Design SIMD, start of the top module:
module SIMD(clk,rst,opcode,funct3,funct7,rd_data1,rd_data2,rd_data3,w_add,immed,instrc_add,wr_add,wr_data );
input clk;   
input rst;   
input [6:0] opcode;  
input [2:0] funct3;  
input [6:0] funct7;  
input [15:0] rd_data1;   
input [15:0] rd_data2;   
input [15:0] rd_data3;   
input [4:0] w_add;   
input [11:0] immed;  
output [6:0]instrc_add;
output [4:0] wr_add;     
output [15:0] wr_data;   
wire [1:0]mode;
reg [12:0]op;
wire [3:0]scr_r;
wire scr;
wire [2:0]op_r;
wire [1:0]mac_hl;
wire [15:0]sig_ex;
wire [6:0]n_instrc_add;
wire [1:0]alu_mode;
wire [12:0]alu_op;
wire alu_scr;
wire signed[15:0]source1;
wire [15:0]data2;
wire signed[15:0]source3;
wire [15:0]exsig_data;
wire signed[15:0]source2;
wire signed[7:0]source1_8_1;
wire signed[7:0]source1_8_2;
wire signed[7:0]source2_8_1;
wire signed[7:0]source2_8_2;
wire signed[7:0]source3_8_1;
wire signed[7:0]source3_8_2;
wire signed[3:0]source1_4_1;
wire signed[3:0]source1_4_2;
wire signed[3:0]source1_4_3;
wire signed[3:0]source1_4_4;
wire signed[3:0]source2_4_1;
wire signed[3:0]source2_4_2;
wire signed[3:0]source2_4_3;
wire signed[3:0]source2_4_4;
wire signed[3:0]source3_4_1;
wire signed[3:0]source3_4_2;
wire signed[3:0]source3_4_3;
wire signed[3:0]source3_4_4;
reg [15:0]result_reg;
reg [31:0]mul_reg;
reg[91:0] pip_reg;
reg [6:0] instrc_add;  
  ...
Settings: LEC_CHECK=0, ABC_AREA=1, CAP_MARGIN=35, CELL_PAD_IN_SITES_DETAIL_PLACEMENT=2, CORE_MARGIN=10, CORE_UTILIZATION=40, CTS_CLUSTER_DIAMETER=351, MAX_ROUTING_LAYER=met4, MIN_ROUTING_LAYER=met2, SLEW_MARGIN=20, TNS_END_PERCENT=20; clock period 11.0 ns.
run.sh (not shown) runs the stock make flow with config.mk's settings and CLKGATE_MAP_FILE=.
The first run aborted during global routing (5_1_grt) (GRT-0116).
Edit:
==> flow/config.mk (replaced) <==
export PLATFORM = sky130hd
export DESIGN_NAME = SIMD
export DESIGN_NICKNAME = SIMD
export VERILOG_FILES = /design/flow/design.v
export SDC_FILE = /design/flow/constraint.sdc
export NUM_CORES = 4
export LEC_CHECK = 0
export CAP_MARGIN = 40
export CORE_MARGIN = 2
export CORE_UTILIZATION = 72
export MAX_ROUTING_LAYER = met4
export PLACE_DENSITY_LB_ADDON = 0.25
export SLEW_MARGIN = 20
==> flow/constraint.sdc (replaced) <==
create_clock -name core_clock -period 9.01 [get_ports {clk}]
set_input_delay 1.8020 -clock core_clock [delete_from_list [all_inputs] [get_ports {clk}]]
set_output_delay 1.8020 -clock core_clock [all_outputs]
set_load 0.01 [all_outputs]
The changed run did not get past global routing (5_1_grt).
Die area went down by 52%.
Synthesized area decreases by 4.7%.
Synthesized cell count went down by 19%.
Edit:
--- a/flow/config.mk
+++ b/flow/config.mk
@@ -8 +8 @@
-export CAP_MARGIN = 40
+export CAP_MARGIN = 20
@@ -10 +10 @@
-export CORE_UTILIZATION = 72
+export CORE_UTILIZATION = 65
@@ -12,2 +12 @@
-export PLACE_DENSITY_LB_ADDON = 0.25
-export SLEW_MARGIN = 20
+export SLEW_MARGIN = 30
==> flow/constraint.sdc (replaced) <==
create_clock -name core_clock -period 8.77 [get_ports {clk}]
set_input_delay 1.7540 -clock core_clock [delete_from_list [all_inputs] [get_ports {clk}]]
set_output_delay 1.7540 -clock core_clock [all_outputs]
set_load 0.01 [all_outputs]
This time the run completed, yet does not pass: negative setup slack. Area after synthesis stays the same. Die area came out higher by 11%. Synthesized cell count does not change.
Edit:
--- a/flow/config.mk
+++ b/flow/config.mk
@@ -10,3 +10,3 @@
-export CORE_UTILIZATION = 65
-export MAX_ROUTING_LAYER = met4
-export SLEW_MARGIN = 30
+export CORE_UTILIZATION = 50
+export SLEW_MARGIN = 20
+export TNS_END_PERCENT = 5
==> flow/constraint.sdc (replaced) <==
create_clock -name core_clock -period 5.68 [get_ports {clk}]
set_input_delay 1.1360 -clock core_clock [delete_from_list [all_inputs] [get_ports {clk}]]
set_output_delay 1.1360 -clock core_clock [all_outputs]
set_load 0.01 [all_outputs]
=> The new run ran to the end with violations: negative setup slack; utilization drops by 16 points; worst setup slack loses 2400 ps; via count falls by 6.1%; first-iteration DRC count drops by 37%; global-route usage decreases by 15 points; combinational power rises by 53%; wire length is lower by 4.5%; final cell count increases by 9.6%; clock skew stays flat; die size came out higher by 29%; final area went up by 5.8%.
Edit:
--- a/flow/config.mk
+++ b/flow/config.mk
@@ -10 +10,2 @@
-export CORE_UTILIZATION = 50
+export CORE_UTILIZATION = 65
+export MAX_ROUTING_LAYER = met4
@@ -12 +12,0 @@
-export TNS_END_PERCENT = 5
==> flow/constraint.sdc (replaced) <==
create_clock -name core_clock -period 9.01 [get_ports {clk}]
set_input_delay 1.8020 -clock core_clock [delete_from_list [all_inputs] [get_ports {clk}]]
set_output_delay 1.8020 -clock core_clock [all_outputs]
set_load 0.01 [all_outputs]
The new run produced a layout that fails on negative setup slack.
Core utilization climbs by 15 points.
Flip-flop count does not change.
Global-route usage goes up by 15 points.
Cell count decreases by 9.4%.
Edit:
--- a/flow/config.mk
+++ b/flow/config.mk
@@ -10,2 +10,2 @@
-export CORE_UTILIZATION = 65
-export MAX_ROUTING_LAYER = met4
+export CORE_UTILIZATION = 40
+export SETUP_SLACK_MARGIN = 0.94
==> flow/constraint.sdc (replaced) <==
create_clock -name core_clock -period 10.6 [get_ports {clk}]
set_input_delay 2.1200 -clock core_clock [delete_from_list [all_inputs] [get_ports {clk}]]
set_output_delay 2.1200 -clock core_clock [all_outputs]
set_load 0.01 [all_outputs]
Outcome: With this change the flow completed without violations; sequential share of layout area grows by 0.32 points; wire length fell by roughly a tenth; die area increases by well over a third.

Starting RTL as in the previous note.
make LEC_CHECK=0 ABC_AREA=1 CAP_MARGIN=20 CORE_MARGIN=7 CORE_UTILIZATION=33 CTS_CLUSTER_SIZE=76 GPL_TIMING_DRIVEN=0 HOLD_SLACK_MARGIN=-0.08 PLACE_DENSITY=0.81 SLEW_MARGIN=35 finish   # period 18.5 ns
Change:
- CORE_UTILIZATION: 33 -> 72
- CTS_CLUSTER_SIZE: 76 -> 88
- GPL_TIMING_DRIVEN: 0 -> 1
- HOLD_SLACK_MARGIN: -0.08 -> default
- PLACE_DENSITY: 0.81 -> default
- PLACE_DENSITY_LB_ADDON: default -> 0.19
- SETUP_SLACK_MARGIN: default -> 4.51
- SLEW_MARGIN: 35 -> 20
The new run produced a clean layout.
Worst setup slack improved by 700 ps.
Synthesized cell count is unchanged.
Clock power rises by about 9%.
Sequential share of layout area rises by 0.14 points.
Via count rises by 0.90%.
Clock skew rises by 9.0 ps.
Cell area falls by 3.1%.
Change:
- CELL_PAD_IN_SITES_GLOBAL_PLACEMENT: default -> 1
- CORE_ASPECT_RATIO: default -> 0.94
- CORE_MARGIN: 7 -> 2
- CORE_UTILIZATION: 72 -> 33
- CTS_CLUSTER_SIZE: 88 -> 35
- GPL_TIMING_DRIVEN: 1 -> 0
- MIN_ROUTING_LAYER: default -> met2
- PLACE_DENSITY: default -> 0.81
- PLACE_DENSITY_LB_ADDON: 0.19 -> default
- SETUP_SLACK_MARGIN: 4.51 -> default
- SLEW_MARGIN: 20 -> 35
The new run finished clean. Die area went up by 98%. Setup slack gets worse by 1400 ps. Synthesized area is unchanged.
Power figures rest on the tool's default switching activity, not on a simulated workload.
